==> v8: inputs <==
==> flow/design.v <==
module dec #(parameter w=2)(
	input [w-1:0] s,
	input e,
	output reg [2**w-1:0] o
);
	always @ (*) begin
		o = 0;
		if (e)
  		  o[s] = 1;
	end
endmodule
module rgst #(
	parameter w=8
)(
	input clk, rst_b, ld, clr,
	input [w-1:0] d,
	output reg [w-1:0] q
);
	always @ (posedge clk, negedge rst_b)
		if (!rst_b)			q <= 0;
		else if (clr)			q <= 0;
		else if (ld)			q <= d;
endmodule
module cntr #(parameter w=8)(
	input clk, rst_b,c_up,clr,
	output reg [w-1:0] q
);
	always @ (posedge clk, negedge rst_b)
		if (!rst_b)			q <= 0;
		else if (c_up)			q <= q+1;
		else if (clr)			q <= 0;
endmodule
module pktmux(
  input [63:0] pkt,msg_len,
  input pad_pkt,zero_pkt,mgln_pkt,
  output reg [63:0] o
);
  always @ (*)
    if (pad_pkt == 1)         o=(1<<63);
    else if (zero_pkt == 1)   o=0;
    else if (mgln_pkt == 1)   o=msg_len;
    else                      o=pkt;
endmodule
module regfl(
  input clk,rst_b,we,
  input [2:0] s,
  input [63:0] d,
  output [511:0] q
);
  wire [7:0] dout;
  dec #(.w(3)) inst1(.s(s),.e(we),.o(dout));
  generate
    genvar i;
    for (i=0; i<8; i=i+1) begin:v
      rgst #(.w(64)) gi(.clk(clk),.rst_b(rst_b),.clr(1'b0),.d(d),.ld(dout[i]),
          .q(q[511-i*64:448-i*64]));
    end
  endgenerate
endmodule
module sha2indpath(
  input clk,rst_b,clr,st_pkt,pad_pkt,zero_pkt,mgln_pkt,
  input [63:0] pkt,
  output [2:0] idx,
  output [511:0] blk
);
  wire [63:0] mlen, mout;
  wire [21:0] mlen_r;
  assign mlen = {42'b0, mlen_r};
  pktmux inst1(.pkt(pkt),.pad_pkt(pad_pkt),.zero_pkt(zero_pkt),
      .mgln_pkt(mgln_pkt),.msg_len(mlen),.o(mout));
  regfl inst2(.clk(clk),.rst_b(rst_b),.we(st_pkt),.d(mout),
      .s(idx),.q(blk));
  cntr #(.w(3)) inst3(.clk(clk),.rst_b(rst_b),.clr(clr),.c_up(st_pkt),.q(idx));
  rgst #(.w(22)) inst4(.clk(clk),.rst_b(rst_b),.clr(clr),.q(mlen_r),
      .ld(st_pkt&(~(pad_pkt|zero_pkt|mgln_pkt))),
      .d(mlen_r+22'd64));
endmodule
module sha2inctrl(
  input clk,rst_b,lst_pkt,
  input [2:0] idx,
  output reg st_pkt,pad_pkt,
  output reg zero_pkt,mgln_pkt,
  output reg blk_val,msg_end
);
  localparam START=0,RX_PKT=1,PAD=2,ZERO=3,MGLN=4,MSG_END=5,STOP=6;
  reg [2:0] st,st_nxt;
  always @ (*)
    case(st)
      START,RX_PKT: if (lst_pkt == 0)             st_nxt=RX_PKT;
                    else                          st_nxt=PAD;
      PAD,ZERO:     if (idx == 6)                 st_nxt=MGLN;
                    else                          st_nxt=ZERO;
      MGLN:                                       st_nxt=MSG_END;
      MSG_END,STOP:                               st_nxt=STOP;
      default:                                    st_nxt=STOP;
    endcase
  always @ (*) begin
    blk_val=0;
    msg_end=0;
    st_pkt=0;
    pad_pkt=0;
    zero_pkt=0;
    mgln_pkt=0;
    case(st)
      START: begin
        st_pkt=1; end
      RX_PKT: begin
        st_pkt=1;
        if (idx == 0)
          blk_val=1; end
      PAD: begin
        st_pkt=1;
        pad_pkt=1;
        if (idx == 0)
          blk_val=1; end
      ZERO: begin
        st_pkt=1;
        zero_pkt=1;
        if (idx == 0)
          blk_val=1; end
      MGLN: begin
        st_pkt=1;
        mgln_pkt=1; end
      MSG_END: begin
        blk_val=1;
        msg_end=1; end
    endcase
  end
  always @ (posedge clk, negedge rst_b)
    if (rst_b == 0)                                 st<=START;
    else                                            st<=st_nxt;
endmodule
module sha2in(
  input clk,rst_b,lst_pkt,
  input [63:0] pkt,
  output [511:0] blk,
  output blk_val,msg_end
);
  wire [2:0] idx;
  wire st_pkt,pad_pkt,zero_pkt,mgln_pkt;
  sha2inctrl ctrl(.clk(clk),.rst_b(rst_b),.lst_pkt(lst_pkt),.idx(idx),
      .st_pkt(st_pkt),.pad_pkt(pad_pkt),.zero_pkt(zero_pkt),
      .mgln_pkt(mgln_pkt),.blk_val(blk_val),.msg_end(msg_end));
  sha2indpath dpath(.clk(clk),.rst_b(rst_b),.clr(1'b0),.st_pkt(st_pkt),
      .pad_pkt(pad_pkt),.zero_pkt(zero_pkt),.mgln_pkt(mgln_pkt),
      .pkt(pkt),.idx(idx),.blk(blk));
endmodule
==> flow/run.sh <==
#!/bin/bash
# the make line also repeats each setting of config.mk as NAME=value (left out here)
make -C /OpenROAD-flow-scripts/flow DESIGN_CONFIG=/design/flow/config.mk WORK_HOME=/design/flow/orfs CLKGATE_MAP_FILE= finish
==> flow/config.mk <==
export PLATFORM = sky130hd
export DESIGN_NAME = sha2in
export DESIGN_NICKNAME = sha2in
export VERILOG_FILES = /design/flow/design.v
export SDC_FILE = /design/flow/constraint.sdc
export NUM_CORES = 4
export LEC_CHECK = 0
export CAP_MARGIN = 20
export CORE_MARGIN = 2
export CORE_UTILIZATION = 72
export CTS_CLUSTER_SIZE = 34
export SETUP_SLACK_MARGIN = 0.2
export SLEW_MARGIN = 20
==> flow/constraint.sdc <==
create_clock -name core_clock -period 1.32 [get_ports {clk}]
set_input_delay 0.2640 -clock core_clock [delete_from_list [all_inputs] [get_ports {clk}]]
set_output_delay 0.2640 -clock core_clock [all_outputs]
set_load 0.01 [all_outputs]
==> v9 (differences from v8) <==
Settings changed: ABC_AREA set to 1, CAP_MARGIN 20 to 30, CELL_PAD_IN_SITES_GLOBAL_PLACEMENT set to 2, CORE_ASPECT_RATIO set to 1.21, CORE_UTILIZATION 72 to 18, CTS_CLUSTER_DIAMETER set to 112, CTS_CLUSTER_SIZE 34 to unset, GPL_ROUTABILITY_DRIVEN set to 1, GPL_TIMING_DRIVEN set to 0, MAX_ROUTING_LAYER set to met4, PLACE_DENSITY_LB_ADDON set to 0.22, SETUP_SLACK_MARGIN 0.2 to -0.29.
==> flow/constraint.sdc (replaced) <==
create_clock -name core_clock -period 4.0 [get_ports {clk}]
set_input_delay 0.8000 -clock core_clock [delete_from_list [all_inputs] [get_ports {clk}]]
set_output_delay 0.8000 -clock core_clock [all_outputs]
set_load 0.01 [all_outputs]
==> v34 (differences from v8) <==
Settings changed: CORE_UTILIZATION 72 to 64, CTS_CLUSTER_SIZE 34 to unset, SETUP_SLACK_MARGIN 0.2 to unset.
==> flow/constraint.sdc (replaced) <==
create_clock -name core_clock -period 2.66 [get_ports {clk}]
set_input_delay 0.5320 -clock core_clock [delete_from_list [all_inputs] [get_ports {clk}]]
set_output_delay 0.5320 -clock core_clock [all_outputs]
set_load 0.01 [all_outputs]
==> v5 (differences from v8) <==
Settings changed: ABC_AREA set to 1, CORE_UTILIZATION 72 to 62, CTS_CLUSTER_SIZE 34 to unset, SETUP_SLACK_MARGIN 0.2 to unset.
==> flow/constraint.sdc (replaced) <==
create_clock -name core_clock -period 1.76 [get_ports {clk}]
set_input_delay 0.3520 -clock core_clock [delete_from_list [all_inputs] [get_ports {clk}]]
set_output_delay 0.3520 -clock core_clock [all_outputs]
set_load 0.01 [all_outputs]
==> comparison table <==
item                                                                    v9                                 v8                        v5       v34
Result of the run                         no timing/DRC/antenna violations                     did not finish            did not finish  no timing/DRC/antenna violations
Last stage reached                                                       -  detailed placement (3_5_place_dp)  global routing (5_1_grt)         -
Number of clock buffer instances in the layout                         102                                  -                         -        79
Detailed-routing iteration count for the pre-antenna-repair pass         5                                  -                         -         5
Total routed wirelength                                             105 mm                                  -                         -   70.6 mm
Peak supply drop                                                  0.312 mV                                  -                         -  0.975 mV
Cell count listed in synth_stat.txt                                   2471                               1793                      2471      1793
Signal buf overhead                                                  21.8%                                  -                         -     22.6%
Critical path type                                                 reg2out                                  -                         -   reg2out
Via density per instance                                              3.87                                  -                         -      5.98
Setup slack on the worst flop-to-flop path                         0.95 ns                                  -                         -   0.24 ns
Worst min-delay path category                                     in2async                                  -                         -  in2async
Fraction of power consumed by sequential logic                       33.0%                                  -                         -     36.5%
Crit path depth                                                          5                                  -                         -         6
Power and IR drop assume default switching activity.
